## alu
module alu(input read,write,dig1,dig2,dig3,dig4,rst,clk,rev,exec,sign, output o1,o2,o3,o4, output [0:6] bcd);
localparam RESET=4'd0;
localparam IDLE=4'd1;
localparam ADDRESS=4'd2;
localparam DISPLAY=4'd3;
localparam WRITE=4'd4;
localparam EXECUTE=4'd5;
localparam DEBOUNCER_CONSTANT=32'b0111_1111_1111_1111_1111_1111_1111_1111;
localparam DEBOUNCER_CLOCK=10;
localparam OPERATOR=4'd1;
localparam OPERAND1=4'd2;
localparam OPERAND2=4'd3;
localparam ADD=4'd0;
localparam SUB=4'd1;
localparam MUL=4'd2;
localparam DIV=4'd3;
reg [3:0] state, location_state;  
reg [3:0] location_state_q;
reg [3:0] di1,di2,di3,di4,di5,add1,add2,add4;  
reg [3:0] di1_q,di2_q,di3_q,di4_q,di5_q,add1_q,add2_q,add4_q;
reg [6:0] b1,b2,b3,b4;  
reg [6:0] b1_q,b2_q,b3_q,b4_q;
reg [63:0] main_count; 
reg [63:0] main_count_q;
reg [31:0] debouncer4,debouncer3,debouncer2,debouncer1;  
reg [31:0] debouncer4_q,debouncer3_q,debouncer2_q,debouncer1_q;
reg [7:0] value, address;  
reg [7:0] value_q, address_q;
reg [31:0] temp_register;  
reg [31:0] temp_register_q;
reg mem_we;  
reg [31:0] mem_wdata;  
reg [31:0] memory[0:31];  
reg [7:0] temp_value,temp_display1,temp_display2;  
reg idle,address_read,mul_en;  
reg address_read_q,mul_en_q;
  ...
For scale: ~990 flip-flops, ~22 I/O pins, roughly 0.050 sq mm of cells after synthesis.
Settings: LEC_CHECK=0, ABC_AREA=1, CAP_MARGIN=5, CELL_PAD_IN_SITES_DETAIL_PLACEMENT=1, CORE_ASPECT_RATIO=0.59, CORE_MARGIN=7, CORE_UTILIZATION=59, GPL_TIMING_DRIVEN=0, HOLD_SLACK_MARGIN=0.16, PLACE_DENSITY_LB_ADDON=0.06, SETUP_SLACK_MARGIN=-0.95, SLEW_MARGIN=40, TNS_END_PERCENT=70; clock period 12.2 ns.
run.sh (not shown) runs the stock make flow with config.mk's settings and CLKGATE_MAP_FILE=.
The baseline completed without violations.
==> next run, changes <==
CAP_MARGIN = 20   (was 5)
CORE_ASPECT_RATIO = unset   (was 0.59)
CORE_MARGIN = 2   (was 7)
CORE_UTILIZATION = 40   (was 59)
CTS_CLUSTER_DIAMETER = 149   (was unset)
GPL_ROUTABILITY_DRIVEN = 1   (was unset)
GPL_TIMING_DRIVEN = 1   (was 0)
HOLD_SLACK_MARGIN = 0.01   (was 0.16)
MAX_ROUTING_LAYER = met4   (was unset)
MIN_ROUTING_LAYER = met2   (was unset)
PLACE_DENSITY_LB_ADDON = 0.19   (was 0.06)
SETUP_SLACK_MARGIN = unset   (was -0.95)
SLEW_MARGIN = 20   (was 40)
TNS_END_PERCENT = 75   (was 70)
Hold slack got worse by 0.036 ns.
Cell count went up by 5.1%.
Critical path depth does not change.
Area after synthesis does not change.
Worst setup slack gains 0.15 ns.
Clock power climbs by about 4%.
Die area climbs by 37%.
Wire length decreases by 33%.
Utilization goes down by 23 points.
Power drops by 2.7%.
==> next run, changes <==
ABC_AREA = 0   (was 1)
CAP_MARGIN = 5   (was 20)
CELL_PAD_IN_SITES_GLOBAL_PLACEMENT = 3   (was unset)
CORE_ASPECT_RATIO = 0.59   (was unset)
CORE_MARGIN = 7   (was 2)
CORE_UTILIZATION = 59   (was 40)
CTS_CLUSTER_DIAMETER = 77   (was 149)
GPL_ROUTABILITY_DRIVEN = unset   (was 1)
GPL_TIMING_DRIVEN = 0   (was 1)
HOLD_SLACK_MARGIN = unset   (was 0.01)
MAX_ROUTING_LAYER = unset   (was met4)
MIN_ROUTING_LAYER = met1   (was met2)
PLACE_DENSITY_LB_ADDON = 0.06   (was 0.19)
SETUP_SLACK_MARGIN = -0.95   (was unset)
SLEW_MARGIN = 40   (was 20)
TNS_END_PERCENT = 25   (was 75)
Outcome:
- The new run stopped in global placement without I/O (3_1_place_gp_skip_io)
- synthesized area fell slightly
- die size fell by a quarter to a third
- synthesized cell count fell by a quarter to a third
==> next run, changes <==
ABC_AREA = unset   (was 0)
CAP_MARGIN = 20   (was 5)
CELL_PAD_IN_SITES_DETAIL_PLACEMENT = unset   (was 1)
CELL_PAD_IN_SITES_GLOBAL_PLACEMENT = unset   (was 3)
CORE_ASPECT_RATIO = unset   (was 0.59)
CORE_MARGIN = 2   (was 7)
CORE_UTILIZATION = 64   (was 59)
CTS_CLUSTER_DIAMETER = unset   (was 77)
GPL_TIMING_DRIVEN = unset   (was 0)
MIN_ROUTING_LAYER = unset   (was met1)
PLACE_DENSITY_LB_ADDON = unset   (was 0.06)
SETUP_SLACK_MARGIN = 1.06   (was -0.95)
SLEW_MARGIN = 20   (was 40)
TNS_END_PERCENT = unset   (was 25)
clock period = 6.88 ns   (was 12.2 ns; I/O delays follow)
Result: The new run completed with no timing, DRC or antenna violations. Die area shrinks by 14%. Synthesized area is unchanged. Synthesized cell count does not change.
==> next run, changes <==
CORE_UTILIZATION = 40   (was 64)
GPL_ROUTABILITY_DRIVEN = 0   (was unset)
GPL_TIMING_DRIVEN = 0   (was unset)
SETUP_SLACK_MARGIN = unset   (was 1.06)
clock period = 10.0 ns   (was 6.88 ns; I/O delays follow)
Clock skew decreases by 0.035 ns; utilization decreases by 26 points; power decreases by 32%; area after synthesis stays the same; worst hold slack gains 0.0065 ns; register-to-register slack gains 1.8 ns.
==> next run, changes <==
ABC_AREA = 0   (was unset)
CORE_UTILIZATION = 72   (was 40)
CTS_CLUSTER_SIZE = 24   (was unset)
GPL_ROUTABILITY_DRIVEN = unset   (was 0)
GPL_TIMING_DRIVEN = unset   (was 0)
PLACE_DENSITY_LB_ADDON = 0.0   (was unset)
SETUP_SLACK_MARGIN = 1.39   (was unset)
clock period = 5.0 ns   (was 10.0 ns; I/O delays follow)
What happened: Now the flow aborted during global routing (5_1_grt); die size falls by 44%; synthesized area is unchanged; synthesized cell count does not change.

========
Setup of run A:
alu again, from the RTL that the note above started with.
clock: 10.0 ns
lec_check: 0
cap_margin: 20
core_margin: 2
core_utilization: 40
cts_cluster_diameter: 149
gpl_routability_driven: 0
gpl_timing_driven: 1
hold_slack_margin: 0.01
slew_margin: 20
The inputs of run B differ from those of run A as listed below.
Settings: TNS_END_PERCENT newly set to 75; CELL_PAD_IN_SITES_DETAIL_PLACEMENT newly set to 1; PLACE_DENSITY_LB_ADDON newly set to 0.19; MIN_ROUTING_LAYER newly set to met2; ABC_AREA newly set to 1; the clock period (ns, I/O delays scaled along) changed from 10.0 to 12.2.
--- outcome ---
- Against run A, run B reports a clock skew that is higher.
- Going from run A to run B, total of clock buffers placed in the layout rose by 5; post-synthesis cell count from yosys +40%.
- Taking run A as the reference, in run B summed instance area of the synthesized netlist rose by 1.4%, setup slack after placement rose by 2460 ps.
- The higher logic area came out of run A.

========
Starting RTL as in the previous note.
make LEC_CHECK=0 CAP_MARGIN=5 CORE_ASPECT_RATIO=1.15 CORE_MARGIN=2 CORE_UTILIZATION=45 CTS_CLUSTER_SIZE=64 MAX_ROUTING_LAYER=met4 MIN_ROUTING_LAYER=met1 PLACE_DENSITY_LB_ADDON=0.16 SLEW_MARGIN=20 TNS_END_PERCENT=55 finish   # period 4.49 ns
The starting point finished but failed the layout checks on setup timing.
Next try:
==> flow/config.mk (replaced) <==
export PLATFORM = sky130hd
export DESIGN_NAME = alu
export DESIGN_NICKNAME = alu
export VERILOG_FILES = /design/flow/design.v
export SDC_FILE = /design/flow/constraint.sdc
export NUM_CORES = 4
export LEC_CHECK = 0
export ABC_AREA = 1
export CAP_MARGIN = 20
export CORE_MARGIN = 2
export CORE_UTILIZATION = 72
export CTS_CLUSTER_SIZE = 24
export SLEW_MARGIN = 20
==> flow/constraint.sdc (replaced) <==
create_clock -name core_clock -period 5.0 [get_ports {clk}]
set_input_delay 1.0000 -clock core_clock [delete_from_list [all_inputs] [get_ports {clk}]]
set_output_delay 1.0000 -clock core_clock [all_outputs]
set_load 0.01 [all_outputs]
The new run completed, yet does not pass: setup timing; combinational power falls by 19%; total power came out lower by 14%; utilization increases by 24 points.
Next try:
--- a/flow/config.mk
+++ b/flow/config.mk
@@ -6,8 +6,6 @@
 export NUM_CORES = 4
 export LEC_CHECK = 0
-export ABC_AREA = 1
 export CAP_MARGIN = 20
 export CORE_MARGIN = 2
-export CORE_UTILIZATION = 72
-export CTS_CLUSTER_SIZE = 24
+export CORE_UTILIZATION = 66
 export SLEW_MARGIN = 20
==> flow/constraint.sdc (replaced) <==
create_clock -name core_clock -period 4.94 [get_ports {clk}]
set_input_delay 0.9880 -clock core_clock [delete_from_list [all_inputs] [get_ports {clk}]]
set_output_delay 0.9880 -clock core_clock [all_outputs]
set_load 0.01 [all_outputs]
Outcome: The new run produced a layout that fails on setup timing. Power goes up by 2.3%. Hold slack improves by 7.0 ps. Synthesized cell count goes down by 29%. Sequential share of layout area goes down by 2.1 points. Wire length goes up by 14%. Final area goes up by 4.3%. Clock power goes up by 6.5%. Worst setup slack degrades by 300 ps. Maximum frequency goes down by 3.6%. Count of clock-buffer cells in the layout goes down by 6.

========
## sierra
Starting RTL as in the previous note.
Settings: LEC_CHECK=0, CAP_MARGIN=20, CORE_MARGIN=2, CORE_UTILIZATION=61, CTS_CLUSTER_SIZE=52, SETUP_SLACK_MARGIN=-0.43, SLEW_MARGIN=20; clock period 5.5 ns.
sierra ran in full, but the layout does not pass; the checks complain about negative setup slack.
For indigo, these inputs were changed with respect to sierra:
- changing CAP_MARGIN from 20 to 40
- setting ABC_AREA to 1 for the first time
- setting CORE_ASPECT_RATIO to 0.89 for the first time
- setting CELL_PAD_IN_SITES_DETAIL_PLACEMENT to 0 for the first time
- changing CORE_UTILIZATION from 61 to 72
- setting CTS_CLUSTER_DIAMETER to 338 for the first time
- setting GPL_TIMING_DRIVEN to 1 for the first time
- changing SLEW_MARGIN from 20 to 30
- setting PLACE_DENSITY_LB_ADDON to 0.06 for the first time
- changing SETUP_SLACK_MARGIN from -0.43 to 0.02
- setting HOLD_SLACK_MARGIN to 0.3 for the first time
- changing CTS_CLUSTER_SIZE from 52 to 13
## What came out
Completing all stages was not enough for indigo: its layout failed the final checks because of negative setup slack.
The lower Yosys chip area came out of sierra.
Between indigo and sierra, it is indigo whose length of the first detailed-routing pass in iterations is higher, by 1.
Of indigo and sierra, indigo shows the lower clock network fraction of design power, with sierra above it.
indigo against sierra: final critical-path setup slack higher, met1 layer wirelength in the final routing fell by about 3%, global-route usage shows an increase of 5.3 points.
Row fraction of synthesized area in multiplexers: indigo lower / sierra higher
indigo vs. sierra: net switching power figure rose 0.50 mW; power moved down.
Compared with sierra, in indigo leakage power of the design shows an increase of about 12%, flip-flop count now sits at about the same level.
[inputs] amber vs indigo
- SLEW_MARGIN: 30 -> 20
- CTS_CLUSTER_DIAMETER: 338 -> unset
- CORE_ASPECT_RATIO: 0.89 -> unset
- CAP_MARGIN: 40 -> 20
- CTS_CLUSTER_SIZE: 13 -> unset
- ABC_AREA: 1 -> unset
- HOLD_SLACK_MARGIN: 0.3 -> unset
- PLACE_DENSITY_LB_ADDON: 0.06 -> unset
- CELL_PAD_IN_SITES_DETAIL_PLACEMENT: 0 -> unset
- GPL_TIMING_DRIVEN: 1 -> unset
- SETUP_SLACK_MARGIN: 0.02 -> unset
- the clock period (ns, I/O delays scaled along): 5.5 -> 4.48
[summary]
- In the tables for indigo and amber, share of synthesized cell area in and-or and or-and compound cells reads higher with indigo.
- Compared with indigo, amber shows synthesized cell count that has gone down by more than a quarter.
- amber is listed as incomplete: the tool reported an error in 5_1_grt and the run ended there.
- Compared to indigo, amber has average size of a mapped cell 38% higher.
- Relative to indigo, count of different cell masters after synthesis has increased by 67% in amber.
- indigo → amber: final weighted congestion of routability-driven global placement has increased, Yosys chip area fell 710 um2, post-synthesis cell area went down about 1.4%, sequential-to-total area share from yosys stat climbed 0.82 points.
- Going from indigo to amber, die area shrinks by about 1.4%.
- For the number of gates given a new drive strength after cts, amber came in 103 higher than indigo did.
Inputs modified between amber and tundra:
- PLACE_DENSITY_LB_ADDON: unset -> 0.12
- SETUP_SLACK_MARGIN: unset -> 1.34
- ABC_AREA: unset -> 1
- CTS_CLUSTER_SIZE: unset -> 13
- the clock period (ns, I/O delays scaled along): 4.48 -> 4.6
==> comparison <==
- The flow for tundra finished, though final verification flagged negative setup slack.
- | post-CTS setup buffer count | lower: tundra |
- The total cell area reported by yosys after synthesis reported for tundra is greater than that of amber by 1.4%.
- tundra vs amber, area after synthesis went up by about 1.4%.
- Placeable core region for tundra: about 0.7% up relative to amber
- Delta(global placement routability congestion, tundra - amber) > 0
- The final reports for tundra and amber show post-cts gate resize count higher in the former.
- From tundra to amber, synthesized flop and latch total did not move at all.
- The lower multiplexer share of the synthesized area of tundra and amber is in tundra.
- Summary of the comparison: area of placed instances is lower in tundra, relative to amber.
- Comparing tundra and amber, fraction of the mapped netlist area in compound gates is higher on tundra.
- In the reports for tundra and amber, the smaller total die area belongs to amber.
Power and IR drop assume default switching activity.
